==> wip/maple: inputs <==
==> flow/design.v <==
module iterator(
	clk,
	reset,
	en_ctrl, 
	i, 
	j, 
	k,
	l,
	m, 
	n,
	en_sum,
	en_save,
	fin_r,
	in_row,
	in_col
);
	parameter [8-1:0] CONV_DIM_IMG    = 32;  
	parameter [8-1:0] CONV_DIM_OUT    = 32;  
	parameter [8-1:0] CONV_DIM_KERNEL = 5;   
	parameter [8-1:0] CONV_OUT_CH     = 32;  
	parameter [8-1:0] CONV_DIM_CH     = 3;
	parameter [8-1:0] STRIDE          = 1;
	parameter [8-1:0] PADDING         = 2;
	input clk;
	input en_ctrl;
	input reset;
	output en_sum;
	output en_save;
	output reg fin_r;
	output reg [8-1:0] i;
	output reg [8-1:0] j; 
	output reg [8-1:0] k; 
	output reg [8-1:0] m; 
	output reg [8-1:0] n; 
	output reg [8-1:0] l; 
	output signed [8-1:0]  in_row, in_col;
	reg fin, finish;
	wire cond;
	assign in_row = (STRIDE * j) + m - PADDING;
	assign in_col = (STRIDE * k) + n - PADDING;
	assign cond   = en_ctrl & ~fin_r;
	assign en_sum = (en_ctrl && (l < CONV_DIM_CH) && (in_row >= 8'd0 && in_col >= 8'd0 && in_row < CONV_DIM_IMG && in_col < CONV_DIM_IMG)) ? 1'b1 : 1'b0;
	assign en_save = (m > 8'd0 || n > 8'd0) ? 1'b0 : (j < 8'd2) ? 1'd1 : (l == 8'd0) ? 1'd1 : 1'b0; 
	always @(posedge clk) begin
		if(reset) begin
			fin <= 0;
			fin_r <= 0;
		end else begin
			fin <= finish;
			fin_r <= fin;
		end
	end
	always @(posedge clk) begin
		if(reset) begin
			i <= 0;
			j <= 0;
			k <= 0;
			l <= 0;
			m <= 0;
			n <= 0;
			finish <= 0;
		end else if(cond) begin
		    if(en_sum) begin
				l <= l + 8'd1;
			end else begin
				l <= 0;
				n <= n + 8'd1;
				if(n == (CONV_DIM_KERNEL-1)) begin
			    	n <= 8'b0;
			    	m <= m + 8'b1;
			    	if(m == (CONV_DIM_KERNEL-1)) begin
			    		m <= 0;
			       		k <= k + 8'b1;
			       		if(k == (CONV_DIM_OUT-1)) begin
			           		k <= 0;
			           		j <= j + 8'b1;
			           		if(j == (CONV_DIM_OUT-1)) begin
				           		j <= 0;
				           		i <= i + 8'b1;
				           		if(i == (CONV_OUT_CH-1)) begin
				            		i <= 0;
					          		finish <= 1;
				           		end
				   	    	end
			           	end
		           	end
			    end
			end
		end
	end
endmodule
module addr_generator(
    clk,
    reset,
    enable,
    en_save,
    i,
    j,
    k,
    l,
    m,
    n,
    s_addr,
    w_addr,
    b_addr,
    save_addr
);
    parameter [8-1:0] CONV_DIM_IMG    = 32;
	parameter [8-1:0] CONV_DIM_KERNEL = 5;
	parameter [8-1:0] CONV_DIM_CH     = 3;
    parameter [8-1:0] CONV_OUT_CH     = 32;
    parameter [8-1:0] CONV_DIM_OUT    = 32;
    parameter [8-1:0] STRIDE          = 1;
    parameter [8-1:0] PADDING         = 2;
    parameter [8-1:0] KSIZE           = 4;
    input clk;
    input reset;
    input enable;
    input en_save;
    input [8-1:0] i;
    input [8-1:0] j;
    input [8-1:0] k;
    input [8-1:0] m;
    input [8-1:0] n;
    input [8-1:0] l;
    output reg [16-1:0] s_addr;
    output reg [16-1:0] w_addr;
    output reg [16-1:0] save_addr;
    output reg [16-1:0] b_addr;
    always @(posedge clk) begin
        if(reset) begin
            s_addr <= 0;
            w_addr <= 0;
            b_addr <= 0;
        end else if(enable) begin
            s_addr <= (((((STRIDE * j) + m - PADDING) * CONV_DIM_IMG) + ((STRIDE * k) + n - PADDING)) * CONV_DIM_CH) + l;
            w_addr <= (i * CONV_DIM_CH * CONV_DIM_KERNEL * CONV_DIM_KERNEL) + (((m * CONV_DIM_KERNEL) + (n)) * CONV_DIM_CH) + l;
            b_addr <= i;
        end
    end
    reg [7:0] i_r, j_r, k_r;
    reg [7:0] i_r1, j_r1, k_r1;
    always @(posedge clk) begin
        if (reset) begin
            i_r <= 0;
            j_r <= 0;
            k_r <= 0;
            i_r1 <= 0;
            j_r1 <= 0;
            k_r1 <= 0;
        end else begin
            i_r  <= i;
            i_r1 <= i_r;
            j_r <= j;
            j_r1 <= j_r;
            k_r <= k;
            k_r1 <= k_r;
        end
    end
    always @(posedge clk) begin
        if (reset) begin
            save_addr <= 0;
        end else if(en_save) begin
            if (j == 0 && k == 0) begin
                save_addr <= i_r1 + (((j_r1 * CONV_DIM_OUT) + (k_r1)) * CONV_OUT_CH);
            end else begin
                save_addr <= i + (((j * CONV_DIM_OUT) + (k[KSIZE:0]-1'b1)) * CONV_OUT_CH);
            end
        end
    end
endmodule  
module conv_ctrl(
    clk,
    reset,
    en_ctrl,
    s_addr,
    w_addr,
    b_addr,
    save_addr,
    en_sum,
    en_save,
    en_write,
    s_convout,
    en_sat,
    en_mac,
    en_mult_r,
    finish
);
    parameter [8-1:0] CONV_DIM_IMG    = 32;
    parameter [8-1:0] CONV_DIM_OUT    = 32;    
    parameter [8-1:0] CONV_DIM_KERNEL = 5;     
    parameter [8-1:0] CONV_DIM_CH     = 3;    
    parameter [8-1:0] CONV_OUT_CH     = 32;   
    parameter [8-1:0] STRIDE          = 1;    
    parameter [8-1:0] PADDING         = 2;    
    parameter [8-1:0] KSIZE           = 4;
    localparam [2:0] START     = 0;
    localparam [2:0] ITERATING = 1;
    localparam [2:0] SAVE      = 2;
    localparam [2:0] END       = 3;
    input clk;
    input reset;
    input en_ctrl;
    output [16-1:0] s_addr;
    output [16-1:0] w_addr;
    output [16-1:0] save_addr;
    output [16-1:0] b_addr;
    output finish;
    output en_sum, en_save;
    output en_mult_r;
    output reg en_write, en_mac, en_sat, s_convout;
    wire [8-1:0] i, j, k, l, m, n;
    wire signed [8-1:0] in_row, in_col;
    reg en_read;
    assign en_mult_r = (k >= 8'd2 || j == 8'd2) ? 1'b1 
                     : (k == 8'd1 || j == 8'd1) ? 1'b0 
                     : (m > 8'd0  || n > 8'd0) ? 1'b0 : 1'b1; 
    always @(posedge clk) begin
        if (reset) begin
            en_read   <= 1'b0;
            en_write  <= 1'b0;
            s_convout <= 1'b0;
            en_mac    <= 1'b0; 
            en_sat    <= 1'b0;
        end else if (en_ctrl) begin
            en_read   <= en_sum;
            en_mac    <= en_read;
            s_convout <= en_save;
            en_sat    <= en_save;
            en_write  <= en_sat;
        end
    end
    iterator #(
        .CONV_DIM_IMG(CONV_DIM_IMG),
        .CONV_DIM_OUT(CONV_DIM_OUT),
        .CONV_DIM_KERNEL(CONV_DIM_KERNEL),
        .CONV_OUT_CH(CONV_OUT_CH),
        .CONV_DIM_CH(CONV_DIM_CH),
        .STRIDE(STRIDE),
        .PADDING(PADDING)
    ) iter (
        .clk(clk),
        .reset(reset),
        .en_ctrl(en_ctrl),
        .i(i),
        .j(j),
        .k(k),
        .l(l),
        .m(m),
        .n(n),
        .en_sum(en_sum),
        .en_save(en_save),    
        .fin_r(finish),
        .in_row(in_row),
        .in_col(in_col)
    );
    addr_generator #(
        .CONV_DIM_IMG(CONV_DIM_IMG),
        .CONV_DIM_KERNEL(CONV_DIM_KERNEL),
        .CONV_DIM_CH(CONV_DIM_CH),
        .CONV_DIM_OUT(CONV_DIM_OUT),
        .CONV_OUT_CH(CONV_OUT_CH),
        .STRIDE(STRIDE),
        .PADDING(PADDING),
        .KSIZE(KSIZE)
    ) address_generator (
        .clk(clk),
        .reset(reset),
        .enable(en_sum),
        .en_save(s_convout),
        .i(i),
        .j(j),
        .k(k),
        .l(l),
        .m(m),
        .n(n),
        .s_addr(s_addr),
        .w_addr(w_addr),
        .b_addr(b_addr),
        .save_addr(save_addr)
    );
endmodule
module sig_altmult_accum
(
	input [7:0] dataa,
	input [7:0] datab,
	input clk, aclr, clken, sload,
	output signed [17:0] adder_out
);
	reg	signed [17:0] old_result;
	reg signed [17:0] accum_out;
	wire signed [17:0] multa;
	reg sload_reg;
	assign multa = $signed(dataa) * $signed(datab);
	always @ (accum_out, sload_reg)
	begin
		if (sload_reg)
			old_result <= 0;
		else
			old_result <= accum_out;
	end
	assign adder_out = accum_out;
	always @ (posedge clk)
	begin
		if (aclr)
		begin
			sload_reg <= 0;
			accum_out <= 0;
		end
		else if (clken)
		begin
			sload_reg <= sload;
			accum_out <= old_result + multa;
		end
	end
endmodule
module convolve(
    clk,
    reset,
    clken,
    s_convout,
    en_sat,
    en_mult_r,
    bias,
    signal,
    weight,
    convout
);
    parameter BIAS_SHIFT = 6;
    parameter OUT_SHIFT  = 9;
    input  clk, reset, clken, s_convout, en_sat, en_mult_r;
    input  [7:0] signal, weight;
    input  [7:0] bias;
    output wire signed [7:0] convout;
    wire signed [17:0] adder_out;
    reg signed  [17:0] conv_temp;
    sig_altmult_accum mac(
        .clk(clk),
        .aclr(reset | s_convout),
        .clken(clken),
        .sload(s_convout),
        .dataa(signal),
        .datab(weight),
        .adder_out(adder_out)
    );
    reg signed [17:0] multa_r;
    always @(posedge clk) begin
        if(reset) begin
            multa_r <= 18'b0;
        end else if(en_mult_r) begin
            if (clken && s_convout) begin
                multa_r <= $signed(signal) * $signed(weight);
            end
        end else begin
            multa_r <= 18'b0;
        end
    end
    always @(posedge clk) begin
        if(reset) begin
            conv_temp <= 18'b0;
        end else if(en_sat) begin
            conv_temp <= (adder_out + multa_r + ($signed(bias) <<< BIAS_SHIFT)) >>> OUT_SHIFT;
        end
    end
    assign convout = (conv_temp >  18'sd127) ?  8'd127  :
                     (conv_temp < -18'sd128) ? -8'd128  : conv_temp[7:0];
endmodule
module conv_engine(
    input         clk,
    input         reset,
    input         en_ctrl,
    output [15:0] s_addr,
    output [15:0] w_addr,
    output [15:0] b_addr,
    input  [7:0]  signal,
    input  [7:0]  weight,
    input  [7:0]  bias,
    output [15:0] save_addr,
    output [7:0]  convout,
    output        en_write,
    output        finish
);
    wire s_convout, en_save, en_sum;
    wire en_mac, en_sat, en_mult_r;
    conv_ctrl groundctrl (
        .clk(clk),
        .reset(reset),
        .en_ctrl(en_ctrl),
        .s_addr(s_addr),
        .w_addr(w_addr),
        .b_addr(b_addr),
        .save_addr(save_addr),
        .en_sum(en_sum),
        .en_save(en_save),
        .en_write(en_write),
        .s_convout(s_convout),
        .en_sat(en_sat),
        .en_mac(en_mac),
        .en_mult_r(en_mult_r),
        .finish(finish)
    );
    convolve conv (
        .clk(clk),
        .reset(reset),
        .clken(en_mac),
        .s_convout(en_write),
        .en_sat(en_sat),
        .en_mult_r(en_mult_r),
        .bias(bias),
        .signal(signal),
        .weight(weight),
        .convout(convout)
    );
endmodule
==> flow/run.sh <==
#!/bin/bash
# the make line also repeats each setting of config.mk as NAME=value (left out here)
make -C /OpenROAD-flow-scripts/flow DESIGN_CONFIG=/design/flow/config.mk WORK_HOME=/design/flow/orfs CLKGATE_MAP_FILE= finish
==> flow/config.mk <==
export PLATFORM = sky130hd
export DESIGN_NAME = conv_engine
export DESIGN_NICKNAME = conv_engine
export VERILOG_FILES = /design/flow/design.v
export SDC_FILE = /design/flow/constraint.sdc
export NUM_CORES = 4
export LEC_CHECK = 0
export ABC_AREA = 1
export CAP_MARGIN = 20
export CELL_PAD_IN_SITES_GLOBAL_PLACEMENT = 2
export CORE_ASPECT_RATIO = 1.27
export CORE_MARGIN = 2
export CORE_UTILIZATION = 40
export GPL_ROUTABILITY_DRIVEN = 0
export GPL_TIMING_DRIVEN = 0
export SLEW_MARGIN = 15
==> flow/constraint.sdc <==
create_clock -name core_clock -period 10.0 [get_ports {clk}]
set_input_delay 2.0000 -clock core_clock [delete_from_list [all_inputs] [get_ports {clk}]]
set_output_delay 2.0000 -clock core_clock [all_outputs]
set_load 0.01 [all_outputs]
==> wip/xenon: changes against wip/maple <==
==> flow/config.mk (replaced) <==
export PLATFORM = sky130hd
export DESIGN_NAME = conv_engine
export DESIGN_NICKNAME = conv_engine
export VERILOG_FILES = /design/flow/design.v
export SDC_FILE = /design/flow/constraint.sdc
export NUM_CORES = 4
export LEC_CHECK = 0
export ABC_AREA = 1
export CAP_MARGIN = 20
export CORE_MARGIN = 2
export CORE_UTILIZATION = 70
export PLACE_DENSITY = 0.4
export SETUP_SLACK_MARGIN = 0.51
export SLEW_MARGIN = 20
==> flow/constraint.sdc (replaced) <==
create_clock -name core_clock -period 5.49 [get_ports {clk}]
set_input_delay 1.0980 -clock core_clock [delete_from_list [all_inputs] [get_ports {clk}]]
set_output_delay 1.0980 -clock core_clock [all_outputs]
set_load 0.01 [all_outputs]
==> notes <==
Worst hold slack: wip/xenon is lower than wip/maple (13 ps). In wip/xenon the via count is higher than in wip/maple, by about 24%. In total power, wip/xenon is at 2.7 times the value of wip/maple. In area after synthesis, wip/xenon and wip/maple do not differ. wip/maple went through all stages and came out clean. wip/xenon produced a layout that fails on setup timing.

==> inputs of exp/harbor <==
RTL: the design.v shown in full above, as it stands there.
Settings: LEC_CHECK=0, CAP_MARGIN=0, CORE_MARGIN=2, CORE_UTILIZATION=70, CTS_CLUSTER_DIAMETER=102, SLEW_MARGIN=20; clock period 5.67 ns.
run.sh (not shown) runs the stock make flow with config.mk's settings and CLKGATE_MAP_FILE=.
==> exp/zinc: changes against exp/harbor <==
- CAP_MARGIN: 0 -> 20
- CORE_UTILIZATION: 70 -> 40
- CTS_CLUSTER_DIAMETER: 102 -> 364
- GPL_ROUTABILITY_DRIVEN: default -> 0
- SLEW_MARGIN: 20 -> 5
==> flow/constraint.sdc (replaced) <==
create_clock -name core_clock -period 10.0 [get_ports {clk}]
set_input_delay 2.0000 -clock core_clock [delete_from_list [all_inputs] [get_ports {clk}]]
set_output_delay 2.0000 -clock core_clock [all_outputs]
set_load 0.01 [all_outputs]
==> exp/violet: changes against exp/harbor <==
- CAP_MARGIN: 0 -> 20
- CORE_UTILIZATION: 70 -> 17
- CTS_CLUSTER_DIAMETER: 102 -> default
==> flow/constraint.sdc (replaced) <==
create_clock -name core_clock -period 8.44 [get_ports {clk}]
set_input_delay 1.6880 -clock core_clock [delete_from_list [all_inputs] [get_ports {clk}]]
set_output_delay 1.6880 -clock core_clock [all_outputs]
set_load 0.01 [all_outputs]
==> Changelog: implementation <==
### Implementation results

* Core Rows at ~57
* Status: finished with violations
* CP Buf/Inv Count at 4
* Inst Count DP at about 2600
* Critical Path Fanout Max at 4
* Setup Viol. Count Final at 10
* Final Net Count at 2671
* Failing Checks: negative setup slack
* Post-cts resize count at 187
* Logic area at 0.0133 mm²
* Worst setup margin at -478 ps
* Combinational share of power at 61.4%
(the above is from exp/harbor)
==> Changelog: implementation <==
### Implementation results

* Status: timing/DRC/antenna clean
* Core Rows at between 100 and 150
* Yosys cell count at just over 2000
* Setup CP Type: in -> reg
* Combinational share of power at 46.5%
* Post-cts resize count at 0
* Least-Margin Pin Slew at 921 ps
* Max stage delay on crit path at 660 ps
* Logic area at 0.0123 mm²
* Hold Fails Final Rpt at 0
* Inst Count DP at 3458
* Setup Viol. Count Final at 0
* GRT Max-Usage Layer: met2
* Critical Path Fanout Max at 8
* CP Buf/Inv Count at 2
* Diode count at 0
* Critical path depth in cells at 22
(the above is from exp/violet)
==> Changelog: implementation <==
### Implementation results

* Post-cts resize count at 0
* Core Rows at 76
* Setup Viol. Count Final at 0
* Combinational share of power at ~47%
* FP Util at 40.7%
* Status: timing/DRC/antenna clean
* Critical Path Fanout Max at 8
* Final Net Count at about 2500
* Inst Count DP at approximately 2700
* Setup CP Type: in -> reg
(the above is from exp/zinc)

==> 01-05: inputs <==
RTL: the design.v shown in full above, as it stands there.
make LEC_CHECK=0 CAP_MARGIN=5 CORE_ASPECT_RATIO=0.87 CORE_MARGIN=2 CORE_UTILIZATION=70 CTS_CLUSTER_DIAMETER=26 MAX_ROUTING_LAYER=met4 SETUP_SLACK_MARGIN=1.71 SLEW_MARGIN=20 TNS_END_PERCENT=5 finish   # period 6.76 ns
==> 10-20: changes against 01-05 <==
ABC_AREA = 1   (was unset)
CAP_MARGIN = 20   (was 5)
CORE_ASPECT_RATIO = 0.5   (was 0.87)
CORE_UTILIZATION = 59   (was 70)
CTS_CLUSTER_DIAMETER = 356   (was 26)
CTS_CLUSTER_SIZE = 97   (was unset)
MAX_ROUTING_LAYER = unset   (was met4)
PLACE_DENSITY = 0.35   (was unset)
SETUP_SLACK_MARGIN = 1.04   (was 1.71)
TNS_END_PERCENT = unset   (was 5)
==> flow/constraint.sdc (replaced) <==
create_clock -name core_clock -period 4.51 [get_ports {clk}]
set_input_delay 0.9020 -clock core_clock [delete_from_list [all_inputs] [get_ports {clk}]]
set_output_delay 0.9020 -clock core_clock [all_outputs]
set_load 0.01 [all_outputs]
==> 04-08: changes against 01-05 <==
CAP_MARGIN = 20   (was 5)
CORE_ASPECT_RATIO = unset   (was 0.87)
CORE_UTILIZATION = 40   (was 70)
CTS_CLUSTER_DIAMETER = unset   (was 26)
MAX_ROUTING_LAYER = unset   (was met4)
SETUP_SLACK_MARGIN = unset   (was 1.71)
TNS_END_PERCENT = unset   (was 5)
==> flow/constraint.sdc (replaced) <==
create_clock -name core_clock -period 5.1 [get_ports {clk}]
set_input_delay 1.0200 -clock core_clock [delete_from_list [all_inputs] [get_ports {clk}]]
set_output_delay 1.0200 -clock core_clock [all_outputs]
set_load 0.01 [all_outputs]
==> 03-24: changes against 01-05 <==
CAP_MARGIN = 20   (was 5)
CORE_ASPECT_RATIO = unset   (was 0.87)
CORE_UTILIZATION = 72   (was 70)
CTS_CLUSTER_DIAMETER = 273   (was 26)
MAX_ROUTING_LAYER = unset   (was met4)
SETUP_SLACK_MARGIN = unset   (was 1.71)
TNS_END_PERCENT = unset   (was 5)
==> flow/constraint.sdc (replaced) <==
create_clock -name core_clock -period 6.1 [get_ports {clk}]
set_input_delay 1.2200 -clock core_clock [delete_from_list [all_inputs] [get_ports {clk}]]
set_output_delay 1.2200 -clock core_clock [all_outputs]
set_load 0.01 [all_outputs]
==> node_exporter_impl.prom <==
# HELP chip_impl_metric Metrics from one implementation run
# TYPE chip_impl_metric gauge
chip_impl_metric{name="post_layout_nonfiller_instances",unit=""} 3009
chip_impl_metric{name="timing.critical_path.depth",unit=""} 26
chip_impl_metric{name="ys_cells",unit=""} 2049
chip_impl_metric{name="setup_viol",unit=""} 14
chip_impl_metric{name="area.share.combinational",unit="%"} 58.93
chip_impl_metric{name="gp_congestion",unit=""} 0.8930
chip_impl_metric{name="setup_slack",unit="ns"} -0.7262
chip_impl_metric{name="data_required_time_at_the_worst_endpoint",unit="ns"} 5.46
chip_impl_info{name="outcome",value="failed layout checks"} 1
chip_impl_info{name="so_faults",value="setup timing"} 1
chip_impl_metric{name="layout.non_clock_inverters",unit=""} 262
chip_impl_metric{name="ys_area",unit="mm2"} 0.01756
chip_impl_metric{name="comb-power",unit="mW"} 5.18
[end of results for 04-08]
==> node_exporter_impl.prom <==
# HELP chip_impl_metric Metrics from one implementation run
# TYPE chip_impl_metric gauge
chip_impl_metric{name="gp_congestion",unit=""} 0.9910
chip_impl_info{name="so_faults",value="setup timing"} 1
chip_impl_metric{name="setup_viol",unit=""} 3
chip_impl_metric{name="setup_slack",unit="ns"} -0.2601
chip_impl_metric{name="comb-power",unit="mW"} 4.12
chip_impl_info{name="outcome",value="failed layout checks"} 1
[end of results for 03-24]
==> node_exporter_impl.prom <==
# HELP chip_impl_metric Metrics from one implementation run
# TYPE chip_impl_metric gauge
chip_impl_metric{name="comb-power",unit="mW"} 3.47
chip_impl_metric{name="area.share.combinational",unit="%"} 62.91
chip_impl_metric{name="setup_viol",unit=""} 0
chip_impl_metric{name="layout.non_clock_inverters",unit=""} 262
chip_impl_info{name="outcome",value="timing/DRC/antenna clean"} 1
chip_impl_metric{name="setup_slack",unit="ns"} 0.3325
[end of results for 01-05]
==> node_exporter_impl.prom <==
# HELP chip_impl_metric Metrics from one implementation run
# TYPE chip_impl_metric gauge
chip_impl_info{name="outcome",value="failed layout checks"} 1
chip_impl_info{name="so_faults",value="setup timing"} 1
chip_impl_metric{name="comb-power",unit="mW"} 7.87
chip_impl_metric{name="setup_slack",unit="ns"} -1.054
chip_impl_metric{name="area.share.combinational",unit="%"} 56.85
chip_impl_metric{name="data_required_time_at_the_worst_endpoint",unit="ns"} 4.89
chip_impl_metric{name="setup_viol",unit=""} 33
chip_impl_metric{name="layout.non_clock_inverters",unit=""} 482
[end of results for 10-20]
Power is estimated from default activity; no workload was simulated.
